amber:
// maxfinder
module maxfinder(clk, rst, start, x1, x2, x3, x4, eps, done, result);
Size: roughly 120 flip-flops, ~34 I/O pins, about 0.013 mm² of cells after synthesis.
clock: 9.0 ns
lec_check: 0
abc_area: 1
cap_margin: 20
core_aspect_ratio: 1.94
core_margin: 7
core_utilization: 59
cts_cluster_diameter: 400
cts_cluster_size: 98
gpl_routability_driven: 0
setup_slack_margin: 1.77
slew_margin: 0
tns_end_percent: 20
run.sh (not shown) runs the stock make flow with config.mk's settings and CLKGATE_MAP_FILE=.
[inputs] quartz vs amber
Settings: CORE_MARGIN changed from 7 to 9; CTS_CLUSTER_DIAMETER removed (was 400); GPL_TIMING_DRIVEN newly set to 0; ABC_AREA removed (was 1); SETUP_SLACK_MARGIN removed (was 1.77); CTS_CLUSTER_SIZE changed from 98 to 11; GPL_ROUTABILITY_DRIVEN removed (was 0); CORE_ASPECT_RATIO removed (was 1.94); CAP_MARGIN changed from 20 to 10; CORE_UTILIZATION changed from 59 to 40; TNS_END_PERCENT removed (was 20); MIN_ROUTING_LAYER newly set to met2; SLEW_MARGIN changed from 0 to 10.
[summary]
quartz ended with every stage complete and zero timing, DRC or antenna violations. For amber, the global routing's busiest layer was met2, unlike quartz, where it was met3. Of amber and quartz, the run reporting the lower flip-flop and latch share of the layout cell area was quartz. quartz consumes less power than amber does. quartz ends up with lower number of combinational gates with multiple inputs than amber does. For total routed wire length on the met1 layer, dividing the value from quartz by the value from amber gives 0. In quartz, area figure in the yosys stat output is lower than in amber. Row fraction of area in clock buffers and inverters: quartz lower / amber higher. Summary of quartz over amber: average size of a mapped cell increased 11%; sequential fraction of the synthesis area saw little to no change; final critical path time including I/O delays and setup up 0.82 ns; height of the die decreased 10%; chip width rose about 64%.

* * *

maxfinder again, from the RTL that the note above started with.
clock: 4.88 ns
lec_check: 0
cap_margin: 20
core_aspect_ratio: 1.55
core_margin: 2
core_utilization: 72
cts_cluster_diameter: 370
cts_cluster_size: 46
place_density_lb_addon: 0.0
setup_slack_margin: 1.44
slew_margin: 20
tns_end_percent: 5
The first run completed and failed the layout checks on negative setup slack.
Then changed:
--- a/flow/config.mk
+++ b/flow/config.mk
@@ -7,0 +8 @@
+export ABC_AREA = 1
@@ -9 +9,0 @@
-export CORE_ASPECT_RATIO = 1.55
@@ -12,4 +12 @@
-export CTS_CLUSTER_DIAMETER = 370
-export CTS_CLUSTER_SIZE = 46
-export PLACE_DENSITY_LB_ADDON = 0.0
-export SETUP_SLACK_MARGIN = 1.44
+export CTS_CLUSTER_DIAMETER = 221
@@ -17 +13,0 @@
-export TNS_END_PERCENT = 5
==> flow/constraint.sdc (replaced) <==
create_clock -name core_clock -period 3.73 [get_ports {clk}]
set_input_delay 0.7460 -clock core_clock [delete_from_list [all_inputs] [get_ports {clk}]]
set_output_delay 0.7460 -clock core_clock [all_outputs]
set_load 0.01 [all_outputs]
=>
- The new run died in global routing
- area after synthesis went up by 0.33%
- die area is about the same
- synthesized cell count went up by 11%
Then changed:
--- a/flow/config.mk
+++ b/flow/config.mk
@@ -12 +12,2 @@
-export CTS_CLUSTER_DIAMETER = 221
+export CTS_CLUSTER_SIZE = 74
+export PLACE_DENSITY = 0.67
==> flow/constraint.sdc (replaced) <==
create_clock -name core_clock -period 5.01 [get_ports {clk}]
set_input_delay 1.0020 -clock core_clock [delete_from_list [all_inputs] [get_ports {clk}]]
set_output_delay 1.0020 -clock core_clock [all_outputs]
set_load 0.01 [all_outputs]
What happened: Now the flow completed and failed the layout checks on negative setup slack; area after synthesis does not change; die size stays the same; synthesized cell count does not change.
Then changed:
--- a/flow/config.mk
+++ b/flow/config.mk
@@ -8 +7,0 @@
-export ABC_AREA = 1
@@ -12 +10,0 @@
-export CTS_CLUSTER_SIZE = 74
==> flow/constraint.sdc (replaced) <==
create_clock -name core_clock -period 5.58 [get_ports {clk}]
set_input_delay 1.1160 -clock core_clock [delete_from_list [all_inputs] [get_ports {clk}]]
set_output_delay 1.1160 -clock core_clock [all_outputs]
set_load 0.01 [all_outputs]
Outcome:
- The changed run ran to the end with violations: negative setup slack
- global-route usage falls by 2.3 points
- non-clock buffer count falls by 52
- worst setup slack gets worse by 0.030 ns
Then changed:
--- a/flow/config.mk
+++ b/flow/config.mk
@@ -7,0 +8 @@
+export ABC_AREA = 1
@@ -11 +12,2 @@
-export PLACE_DENSITY = 0.67
+export CTS_CLUSTER_SIZE = 74
+export PLACE_DENSITY_LB_ADDON = 0.27
==> flow/constraint.sdc (replaced) <==
create_clock -name core_clock -period 5.13 [get_ports {clk}]
set_input_delay 1.0260 -clock core_clock [delete_from_list [all_inputs] [get_ports {clk}]]
set_output_delay 1.0260 -clock core_clock [all_outputs]
set_load 0.01 [all_outputs]
The new run reached the layout checks and failed them: negative setup slack; sequential share of layout area is lower by 0.73 points; wire length increases by 47%; clock power increases by about 10%; core utilization grows by 4.7 points; cell area increases by 5.5%; worst setup slack loses 0.28 ns; die size grows by 0.32%; cell count came out higher by 12%; via count climbs by 25%; first-iteration DRC count rose by 140%.
Then changed:
--- a/flow/config.mk
+++ b/flow/config.mk
@@ -12,2 +12,2 @@
-export CTS_CLUSTER_SIZE = 74
-export PLACE_DENSITY_LB_ADDON = 0.27
+export CTS_CLUSTER_SIZE = 13
+export PLACE_DENSITY_LB_ADDON = 0.26
==> flow/constraint.sdc (replaced) <==
create_clock -name core_clock -period 4.51 [get_ports {clk}]
set_input_delay 0.9020 -clock core_clock [delete_from_list [all_inputs] [get_ports {clk}]]
set_output_delay 0.9020 -clock core_clock [all_outputs]
set_load 0.01 [all_outputs]
The changed run failed in global routing on GRT-0232.
Area after synthesis stays the same.
Synthesized cell count stays the same.
Die area stays the same.
Power figures rest on the tool's default switching activity, not on a simulated workload.
